==> inputs of trial 14 <==
==> flow/design.v <==
`timescale 1ns/10ps
module ELA(clk, rst, ready, in_data, data_rd, req, wen, addr, data_wr, done);
	input				clk;
	input				rst;
	input				ready;
	input		[7:0]	in_data;
	input		[7:0]	data_rd;
	output reg			req;
	output reg			wen;
	output reg	[12:0]	addr;
	output reg	[7:0]	data_wr;
	output reg			done;
localparam IDLE = 3'd0, LOAD = 3'd1, OUT_PINK = 3'd2, OUT_BLUE = 3'd3, FINISH = 3'd4;
reg [2:0] state, next_state;
reg [5:0] count_row;
reg [6:0] count_column;
reg [7:0] U [0:127];	 
reg [7:0] L [0:127];	 
reg [7:0] D1, D2, D3;
integer i;
wire last_col = (count_column == 7'd127);
wire shift_in = (state == LOAD) || (state == OUT_PINK && !last_col);
wire rotate   = (state == OUT_BLUE);
function [7:0] avg;
	input [7:0] a, b;
	reg [8:0] s;
	begin
		s = {1'b0, a} + {1'b0, b};
		avg = s[8:1];
	end
endfunction
function [7:0] absd;
	input [7:0] a, b;
	begin
		absd = (a >= b) ? a - b : b - a;
	end
endfunction
always @(*) begin
	next_state = state;
	case(state)
		IDLE:     if(ready) next_state = LOAD;
		LOAD:     next_state = OUT_PINK;
		OUT_PINK: if(last_col) next_state = (count_row < 6'd2) ? LOAD : OUT_BLUE;
		OUT_BLUE: if(last_col) next_state = (count_row == 6'd32) ? FINISH : LOAD;
		default:  next_state = state;
	endcase
end
always @(posedge clk or posedge rst) begin
	if(rst) begin
		state <= IDLE;
		count_row <= 6'd0;
		count_column <= 7'd0;
	end
	else begin
		state <= next_state;
		if(state == LOAD)
			count_row <= count_row + 6'd1;
		if(state == OUT_PINK || state == OUT_BLUE)
			count_column <= count_column + 7'd1;
		else
			count_column <= 7'd0;
	end
end
always @(posedge clk) begin
	if(shift_in || rotate) begin
		for(i = 0; i < 127; i = i + 1) begin
			U[i] <= U[i + 1];
			L[i] <= L[i + 1];
		end
		U[127] <= rotate ? U[0] : L[0];
		L[127] <= rotate ? L[0] : in_data;
	end
	if(rotate) begin
		D1 <= absd(U[0], L[2]);
		D2 <= absd(U[1], L[1]);
		D3 <= absd(U[2], L[0]);
	end
end
reg [7:0] x, y, a, b, m, blue;
always @(*) begin
	x = U[0];
	y = L[0];
	if((D2 <= D1) && (D2 <= D3)) begin
		a = U[0]; b = L[0];
	end
	else if((D1 <= D2) && (D1 <= D3)) begin
		a = U[127]; b = L[1];
	end
	else begin
		a = U[1]; b = L[127];
	end
	if(count_column == 7'd0 || last_col) begin
		a = U[0]; b = L[0];
	end
	m = avg(a, b);
	if(((x >= m) && (x < y)) || ((x < m) && (x >= y)))
		blue = x;
	else if(((y >= m) && (y < x)) || ((y < m) && (y >= x)))
		blue = y;
	else
		blue = m;
end
always @(*) begin
	req = (state == LOAD);
	wen = (state == OUT_PINK) || (state == OUT_BLUE);
	done = (state == FINISH);
	addr = 13'd0;
	data_wr = 8'd0;
	if(state == OUT_PINK) begin
		addr = {count_row[4:0] - 5'd1, 1'b0, count_column};
		data_wr = L[127];
	end
	else if(state == OUT_BLUE) begin
		addr = {count_row[4:0] - 5'd2, 1'b1, count_column};
		data_wr = blue;
	end
end
endmodule
==> flow/run.sh <==
#!/bin/bash
# the make line also repeats each setting of config.mk as NAME=value (left out here)
make -C /OpenROAD-flow-scripts/flow DESIGN_CONFIG=/design/flow/config.mk WORK_HOME=/design/flow/orfs CLKGATE_MAP_FILE= finish
==> flow/config.mk <==
export PLATFORM = sky130hd
export DESIGN_NAME = ELA
export DESIGN_NICKNAME = ELA
export VERILOG_FILES = /design/flow/design.v
export SDC_FILE = /design/flow/constraint.sdc
export NUM_CORES = 4
export LEC_CHECK = 0
export CAP_MARGIN = 20
export CORE_MARGIN = 2
export CORE_UTILIZATION = 72
export PLACE_DENSITY_LB_ADDON = 0.0
export SLEW_MARGIN = 20
==> flow/constraint.sdc <==
create_clock -name core_clock -period 6.72 [get_ports {clk}]
set_input_delay 1.3440 -clock core_clock [delete_from_list [all_inputs] [get_ports {clk}]]
set_output_delay 1.3440 -clock core_clock [all_outputs]
set_load 0.01 [all_outputs]
==> inputs of trial 98, as changes to trial 14 <==
Settings changed: CORE_UTILIZATION 72 to 65, CTS_CLUSTER_SIZE set to 41, SETUP_SLACK_MARGIN set to 1.34.
==> flow/constraint.sdc (replaced) <==
create_clock -name core_clock -period 4.6 [get_ports {clk}]
set_input_delay 0.9200 -clock core_clock [delete_from_list [all_inputs] [get_ports {clk}]]
set_output_delay 0.9200 -clock core_clock [all_outputs]
set_load 0.01 [all_outputs]
==> impl_metrics.tcl <==
# collected from the flow reports
set metrics [dict create \
    r2r-start "U[0][1]$_DFFE_PP_" \
    so.violations "setup timing" \
    die.size.y_um 326 \
    vias 27000 \
    grt_max_degree 125 \
    status "complete, but fails checks" \
    setup_viol 8 \
    internal_power_w 0.0291 \
    whs_endpoint "U[92][2]$_DFFE_PP_" \
    final.setup.worst_slack_ps -2320 \
    min_from "U[93][2]$_DFFE_PP_" \
]
That was trial 98.
==> impl_metrics.tcl <==
# collected from the flow reports
set metrics [dict create \
    vias 27800 \
    setup_viol 8 \
    internal_power_w 0.0199 \
    final.setup.worst_slack_ps -941 \
    die.size.y_um 310 \
    so.violations "setup timing" \
    status "complete, but fails checks" \
    r2r-start "L[1][0]$_DFFE_PP_" \
    min_from "U[81][0]$_DFFE_PP_" \
]
That was trial 14.

========
==> build 59: inputs <==
RTL: the design.v shown in full above, as it stands there.
==> flow/config.mk <==
export PLATFORM = sky130hd
export DESIGN_NAME = ELA
export DESIGN_NICKNAME = ELA
export VERILOG_FILES = /design/flow/design.v
export SDC_FILE = /design/flow/constraint.sdc
export NUM_CORES = 4
export LEC_CHECK = 0
export CAP_MARGIN = 20
export CORE_MARGIN = 2
export CORE_UTILIZATION = 72
export PLACE_DENSITY_LB_ADDON = 0.0
export SETUP_SLACK_MARGIN = 1.34
export SLEW_MARGIN = 20
==> flow/constraint.sdc <==
create_clock -name core_clock -period 4.6 [get_ports {clk}]
set_input_delay 0.9200 -clock core_clock [delete_from_list [all_inputs] [get_ports {clk}]]
set_output_delay 0.9200 -clock core_clock [all_outputs]
set_load 0.01 [all_outputs]
run.sh (not shown) runs the stock make flow with config.mk's settings and CLKGATE_MAP_FILE=.
==> inputs of build 17, as changes to build 59 <==
- CORE_UTILIZATION: 72 -> 40
- PLACE_DENSITY_LB_ADDON: 0.0 -> unset
- SETUP_SLACK_MARGIN: 1.34 -> unset
==> flow/constraint.sdc (replaced) <==
create_clock -name core_clock -period 8.28 [get_ports {clk}]
set_input_delay 1.6560 -clock core_clock [delete_from_list [all_inputs] [get_ports {clk}]]
set_output_delay 1.6560 -clock core_clock [all_outputs]
set_load 0.01 [all_outputs]
==> qor.csv <==
stage,metric,value,unit
run_status,status,did not finish,
run_status,failing_step,global routing,
run_status,stop_error,[ERROR DPL-0033] detailed placement checks failed during check placement.,
placement,pre_cts_ws,-2280,ps
floorplanning,core.rowCount,112,
floorplanning,die_h,310,um
floorplanning,core_area,93200,um^2
clock_network,cts_setup_buffers,68,
placement,placedCellCount,4240,
floorplanning,dieArea,96200,um^2
placement,hpwl,58300,um
clock_network,cts_buffers,183,
clock_network,ctsResizeCount,283,
floorplanning,initial_core_util,72.5,%
floorplanning,die_w,310,um
-- figures above: build 59

==> qor.csv <==
stage,metric,value,unit
placement,placedCellCount,5018,
clock_network,cts_buffers,187,
clock_network,ctsResizeCount,43,
placement,finalWeightedCongestion,0.818,
floorplanning,die_w,415,um
setup_path,cp_top_family,AND-OR/OR-AND gates,
setup_path,critical_path.max_stage_delay,400,ps
route,wl_met1,45500,um
logic_synthesis,synth-edff-count,2072,
placement,hpwl,46100,um
final_timing,hold_viol_final,0,
logic_synthesis,yosys.area.top_type,edfxtp_1,
final_timing,clock_skew,28.8,ps
floorplanning,core.rowCount,150,
floorplanning,core_area,167000,um^2
clock_network,cts_setup_buffers,12,
setup_path,end_kind,primary output,
run_status,status,no timing/DRC/antenna violations,
floorplanning,die_h,415,um
placement,pre_cts_ws,15.3,ps
-- figures above: build 17


========
==> inputs of pepper <==
Starts from the design.v that is shown in full above.
clock: 4.68 ns
lec_check: 0
abc_area: 1
cap_margin: 20
cell_pad_in_sites_detail_placement: 2
cell_pad_in_sites_global_placement: 1
core_aspect_ratio: 1.78
core_margin: 2
core_utilization: 56
gpl_routability_driven: 0
gpl_timing_driven: 0
hold_slack_margin: 0.29
max_routing_layer: met4
place_density_lb_addon: 0.15
setup_slack_margin: 0.36
slew_margin: 20
==> inputs of onyx, as changes to pepper <==
- CELL_PAD_IN_SITES_DETAIL_PLACEMENT: 2 -> not set
- CELL_PAD_IN_SITES_GLOBAL_PLACEMENT: 1 -> not set
- CORE_ASPECT_RATIO: 1.78 -> not set
- CORE_UTILIZATION: 56 -> 68
- GPL_ROUTABILITY_DRIVEN: 0 -> not set
- GPL_TIMING_DRIVEN: 0 -> not set
- HOLD_SLACK_MARGIN: 0.29 -> not set
- MAX_ROUTING_LAYER: met4 -> not set
- PLACE_DENSITY_LB_ADDON: 0.15 -> not set
- SETUP_SLACK_MARGIN: 0.36 -> not set
==> flow/constraint.sdc (replaced) <==
create_clock -name core_clock -period 7.2 [get_ports {clk}]
set_input_delay 1.4400 -clock core_clock [delete_from_list [all_inputs] [get_ports {clk}]]
set_output_delay 1.4400 -clock core_clock [all_outputs]
set_load 0.01 [all_outputs]
==> inputs of sierra, as changes to pepper <==
- ABC_AREA: 1 -> not set
- CELL_PAD_IN_SITES_DETAIL_PLACEMENT: 2 -> not set
- CELL_PAD_IN_SITES_GLOBAL_PLACEMENT: 1 -> not set
- CORE_ASPECT_RATIO: 1.78 -> not set
- CORE_UTILIZATION: 56 -> 40
- GPL_ROUTABILITY_DRIVEN: 0 -> not set
- GPL_TIMING_DRIVEN: 0 -> not set
- HOLD_SLACK_MARGIN: 0.29 -> not set
- MAX_ROUTING_LAYER: met4 -> not set
- PLACE_DENSITY_LB_ADDON: 0.15 -> not set
- SETUP_SLACK_MARGIN: 0.36 -> not set
==> flow/constraint.sdc (replaced) <==
create_clock -name core_clock -period 8.5 [get_ports {clk}]
set_input_delay 1.7000 -clock core_clock [delete_from_list [all_inputs] [get_ports {clk}]]
set_output_delay 1.7000 -clock core_clock [all_outputs]
set_load 0.01 [all_outputs]
==> comparison <==
pepper died in detailed placement (3_5_place_dp). sierra ran to the end with no violations. onyx finished with timing, DRC and antenna clean. Die size, lowest first: onyx, pepper, sierra. Of sierra and onyx, onyx has the higher sequential share of layout area (gap 0.62 points). Against onyx, the clock-buffer cell count of sierra is lower by 10. In synthesized cell count, pepper and onyx do not differ. Against onyx, the worst hold slack of sierra is higher by 0.029 ns. Synthesized area is about the same in sierra and pepper.
==> figures <==
| metric | sierra | pepper | onyx |
|---|---|---|---|
| Result of the run | no timing/DRC/antenna violations | stopped before the end | no timing/DRC/antenna violations |
| Last stage reached | - | detailed placement (3_5_place_dp) | - |
| CTS H-tree depth | 4 | - | 4 |
| Number of cells on the worst hold path | 0 | - | 0 |
| GR met3 Demand/Resource | 2.400% | - | 4.306% |
| Wire length of the first global-routing pass | 135,500 um | - | 178,500 um |
| Combinational cell fraction of total power | 0.1% | - | 0.3% |
| R2r endpoint | D2[7] | - | U[70][6] |
| Global Route Usage Sum | 10.01% | - | 24.20% |
| Insertion delay to the later sink of the worst-skew pair | 0.79 ns | - | 0.80 ns |
| Non-clk bufs | 74 | - | 89 |
| Max-slew headroom | 23.54% | - | 25.82% |
| Layout Area Growth over Synthesis | 14.02% | - | 13.30% |
| Net load switching power | 3.506 mW | - | 4.759 mW |
| Critical path launch point type | flop | - | flop |

========
==> exp/raven: inputs <==
RTL: the design.v shown in full above, as it stands there.
clock: 8.28 ns
lec_check: 0
cap_margin: 20
core_margin: 2
core_utilization: 52
slew_margin: 20
==> exp/umber (differences from exp/raven) <==
--- a/flow/config.mk
+++ b/flow/config.mk
@@ -7,5 +7,12 @@
 export LEC_CHECK = 0
+export ABC_AREA = 0
 export CAP_MARGIN = 20
+export CORE_ASPECT_RATIO = 1.78
 export CORE_MARGIN = 2
-export CORE_UTILIZATION = 52
+export CORE_UTILIZATION = 70
+export CTS_CLUSTER_SIZE = 97
+export GPL_ROUTABILITY_DRIVEN = 0
+export GPL_TIMING_DRIVEN = 1
+export PLACE_DENSITY_LB_ADDON = 0.08
+export SETUP_SLACK_MARGIN = 1.35
 export SLEW_MARGIN = 20
==> flow/constraint.sdc (replaced) <==
create_clock -name core_clock -period 4.6 [get_ports {clk}]
set_input_delay 0.9200 -clock core_clock [delete_from_list [all_inputs] [get_ports {clk}]]
set_output_delay 0.9200 -clock core_clock [all_outputs]
set_load 0.01 [all_outputs]
==> exp/willow (differences from exp/raven) <==
--- a/flow/config.mk
+++ b/flow/config.mk
@@ -9,3 +9,3 @@
 export CORE_MARGIN = 2
-export CORE_UTILIZATION = 52
+export CORE_UTILIZATION = 39
 export SLEW_MARGIN = 20
==> flow/constraint.sdc (replaced) <==
create_clock -name core_clock -period 11.1 [get_ports {clk}]
set_input_delay 2.2200 -clock core_clock [delete_from_list [all_inputs] [get_ports {clk}]]
set_output_delay 2.2200 -clock core_clock [all_outputs]
set_load 0.01 [all_outputs]
==> exp/fjord (differences from exp/raven) <==
--- a/flow/config.mk
+++ b/flow/config.mk
@@ -7,5 +7,9 @@
 export LEC_CHECK = 0
-export CAP_MARGIN = 20
+export CAP_MARGIN = 40
+export CELL_PAD_IN_SITES_DETAIL_PLACEMENT = 1
 export CORE_MARGIN = 2
-export CORE_UTILIZATION = 52
-export SLEW_MARGIN = 20
+export CORE_UTILIZATION = 40
+export MAX_ROUTING_LAYER = met4
+export MIN_ROUTING_LAYER = met2
+export SETUP_SLACK_MARGIN = -0.37
+export SLEW_MARGIN = 25
==> flow/constraint.sdc (replaced) <==
create_clock -name core_clock -period 8.5 [get_ports {clk}]
set_input_delay 1.7000 -clock core_clock [delete_from_list [all_inputs] [get_ports {clk}]]
set_output_delay 1.7000 -clock core_clock [all_outputs]
set_load 0.01 [all_outputs]
==> comparison <==
- Of exp/fjord and exp/willow, exp/fjord has the higher critical path depth (gap 5).
- In exp/fjord the cell count is higher than in exp/raven, by 9.1%.
- Between exp/umber and exp/raven, the lower wire length is in exp/raven (gap about 35%, measured against exp/raven).
- Worst setup slack: exp/willow > exp/raven > exp/fjord > exp/umber.
- Hold slack: exp/umber > exp/willow > exp/fjord > exp/raven.
- exp/willow finished clean. exp/raven passed the timing, design-rule and antenna checks. exp/umber reached the layout checks and failed them: setup timing. exp/fjord completed, yet does not pass: setup timing.
- In synthesized cell count, exp/willow and exp/umber do not differ.
==> figures <==
Total detailed-routing wirelength: exp/umber 123 mm; exp/willow 87.7 mm; exp/raven 91.5 mm; exp/fjord 102 mm
Count of tool warnings: exp/umber 76; exp/willow 73; exp/raven 82; exp/fjord 88
Worst path bufs/invs: exp/umber 8; exp/willow 1; exp/raven 5; exp/fjord 5
PD cells: exp/umber 446 nW/um^2; exp/willow 194 nW/um^2; exp/raven 264 nW/um^2; exp/fjord 254 nW/um^2
Pwr Total: exp/umber 0.0349 W; exp/willow 0.0149 W; exp/raven 0.0203 W; exp/fjord 0.0196 W
Terminus of the critical flop-to-flop path: exp/umber D2[7]; exp/willow U[6][2]; exp/raven D2[7]; exp/fjord D2[7]
CP Data Required Time: exp/umber 3.68 ns; exp/willow 8.88 ns; exp/raven 6.62 ns; exp/fjord 6.80 ns
Outcome: exp/umber finished with violations; exp/willow complete, no violations; exp/raven complete, no violations; exp/fjord finished with violations
Violated checks: exp/umber setup timing; exp/willow -; exp/raven -; exp/fjord setup timing
Crit path launch: exp/umber D1[1]; exp/willow D1[7]; exp/raven D2[6]; exp/fjord D1[3]
Slowest library cell on the worst path: exp/umber edfxtp_1; exp/willow nand2_1; exp/raven fa_2; exp/fjord clkdlybuf4s50_1
Maximum cell stage delay along the critical path: exp/umber 0.44 ns; exp/willow 0.86 ns; exp/raven 0.45 ns; exp/fjord 0.54 ns
FP Util: exp/umber 70.3%; exp/willow 39.3%; exp/raven 52.3%; exp/fjord 40.3%
Unrepaired setup endpoints after global routing: exp/umber true; exp/willow false; exp/raven false; exp/fjord -
Power and IR drop assume default switching activity.
